v53:
## conv_1d
module conv_1d #(
    parameter DATA_WIDTH  = 8,
    parameter KERNEL_SIZE = 16
) (
    input logic clk,
    input logic arst_n,
    input  logic [DATA_WIDTH-1:0] signal_data,
    input  logic                  signal_vld,
    input  logic                  signal_last,
    output logic                  signal_rdy,
    input  logic [KERNEL_SIZE*DATA_WIDTH-1:0] kernel,
    output logic [DATA_WIDTH*2+$clog2(KERNEL_SIZE)-1:0] result_data,
    output logic                    result_vld,
    output logic                    result_last,
    input  logic                    result_rdy
);
For scale: about 410 flip-flops, about 0.051 mm² of cells after synthesis.
==> flow/config.mk <==
export PLATFORM = sky130hd
export DESIGN_NAME = conv_1d
export DESIGN_NICKNAME = conv_1d
export VERILOG_FILES = /design/flow/design.v
export SDC_FILE = /design/flow/constraint.sdc
export NUM_CORES = 4
export LEC_CHECK = 0
export CAP_MARGIN = 20
export CORE_MARGIN = 2
export CORE_UTILIZATION = 70
export SLEW_MARGIN = 20
==> flow/constraint.sdc <==
create_clock -name core_clock -period 5.17 [get_ports {clk}]
set_input_delay 1.0340 -clock core_clock [delete_from_list [all_inputs] [get_ports {clk}]]
set_output_delay 1.0340 -clock core_clock [all_outputs]
set_load 0.01 [all_outputs]
run.sh (not shown) runs the stock make flow with config.mk's settings and CLKGATE_MAP_FILE=.
Final checks on v53, whose flow otherwise completed, came back failing, citing negative setup slack.
## Diff of input files: v59 against v53
- SETUP_SLACK_MARGIN: unset -> 1.36
- the clock period (ns, I/O delays scaled along): 5.17 -> 4.74
### Flow results
v59 and v53: no clean run. Re final tally of setup violations: v59 and v53 aren't equal, and the lower value belongs to v53. Compare v59 and v53 | shortest clock period the worst path allows after layout lower: v59. On total via count after detailed routing, v59 does worse than v53. Route | v59 vs v53 | wire longer in v59.
Here is what was changed in the inputs of v47 compared with v59.
- SETUP_SLACK_MARGIN: 1.36 -> 0.97
- CORE_UTILIZATION: 70 -> 56
- the clock period (ns, I/O delays scaled along): 4.74 -> 4.05
Findings:
- Summary of v47 over v59: maximum frequency went up 3.7%, summed instance area of the synthesized netlist now sits at about the same level.
- Cmp v47 and v59 / average detailed-routed wire length per instance / higher: v59
- Comparing tally of clock buffers in the finished layout for v47 and v59, the smaller number came from v59.
- Routed wire in v47 totals less than in v59.
- Not one of v47 and v59 finished clean.
- v47: complete, dirty (negative setup slack)
diff inputs: v47 => v31
- clearing SETUP_SLACK_MARGIN, which used to be 0.97
- putting TNS_END_PERCENT at 5 where nothing was set
- swapping 56 for 57 in CORE_UTILIZATION
- swapping 4.05 for 4.83 in the clock period (ns, I/O delays scaled along)
==> results <==
Compared with v47, final cell count without fillers in v31 decreased by a few percent.
Placed cell area, v31 and v47, higher one = v47.
The lower met2 track utilization from global routing came out of v31.
Looking only at clock-buffer cell count, and setting everything else aside, the lower value of v31 and v47 goes to v31.
The count of buffers not belonging to the clock network in the layout of v31 is lower than that of v47.
Per the comparison of v31 with v47, wire length now sits lower; post-route minimum period has increased.
v31 -> stages 100% | layout checks FAIL | negative setup slack

* * *

Starting RTL as in the previous note.
==> flow/config.mk <==
export PLATFORM = sky130hd
export DESIGN_NAME = conv_1d
export DESIGN_NICKNAME = conv_1d
export VERILOG_FILES = /design/flow/design.v
export SDC_FILE = /design/flow/constraint.sdc
export NUM_CORES = 4
export LEC_CHECK = 0
export CAP_MARGIN = 20
export CORE_MARGIN = 2
export CORE_UTILIZATION = 58
export CTS_CLUSTER_DIAMETER = 331
export CTS_CLUSTER_SIZE = 22
export SLEW_MARGIN = 20
export TNS_END_PERCENT = 5
==> flow/constraint.sdc <==
create_clock -name core_clock -period 3.25 [get_ports {clk}]
set_input_delay 0.6500 -clock core_clock [delete_from_list [all_inputs] [get_ports {clk}]]
set_output_delay 0.6500 -clock core_clock [all_outputs]
set_load 0.01 [all_outputs]
The first run reached the layout checks and failed them: setup timing.
Edit:
--- a/flow/config.mk
+++ b/flow/config.mk
@@ -8,0 +9 @@
+export CORE_ASPECT_RATIO = 0.71
@@ -10,3 +11,2 @@
-export CORE_UTILIZATION = 58
-export CTS_CLUSTER_DIAMETER = 331
-export CTS_CLUSTER_SIZE = 22
+export CORE_UTILIZATION = 72
+export SETUP_SLACK_MARGIN = 0.71
@@ -14 +13,0 @@
-export TNS_END_PERCENT = 5
==> flow/constraint.sdc (replaced) <==
create_clock -name core_clock -period 5.26 [get_ports {clk}]
set_input_delay 1.0520 -clock core_clock [delete_from_list [all_inputs] [get_ports {clk}]]
set_output_delay 1.0520 -clock core_clock [all_outputs]
set_load 0.01 [all_outputs]
The changed run reached the layout checks and failed them: setup timing.
Routed wire length came out lower by a few percent.
Die area drops by about a fifth.
Design area decreases by a little under a tenth.
Non-clock buffer count came out lower by 579.
Worst setup slack improved by 1800 ps.
Area after synthesis stays the same.
Edit:
--- a/flow/config.mk
+++ b/flow/config.mk
@@ -9 +8,0 @@
-export CORE_ASPECT_RATIO = 0.71
@@ -11,2 +10 @@
-export CORE_UTILIZATION = 72
-export SETUP_SLACK_MARGIN = 0.71
+export CORE_UTILIZATION = 40
==> flow/constraint.sdc (replaced) <==
create_clock -name core_clock -period 6.0 [get_ports {clk}]
set_input_delay 1.2000 -clock core_clock [delete_from_list [all_inputs] [get_ports {clk}]]
set_output_delay 1.2000 -clock core_clock [all_outputs]
set_load 0.01 [all_outputs]
Result: Now the flow ran to the end with no violations. Critical path depth does not change. Area after synthesis stays the same. Synthesized cell count is unchanged.
Edit:
--- a/flow/config.mk
+++ b/flow/config.mk
@@ -10 +10 @@
-export CORE_UTILIZATION = 40
+export CORE_UTILIZATION = 59
==> flow/constraint.sdc (replaced) <==
create_clock -name core_clock -period 5.78 [get_ports {clk}]
set_input_delay 1.1560 -clock core_clock [delete_from_list [all_inputs] [get_ports {clk}]]
set_output_delay 1.1560 -clock core_clock [all_outputs]
set_load 0.01 [all_outputs]
Result: The changed run completed without violations. Non-clock buffer count rises by 52. Core utilization rises by 21 points.
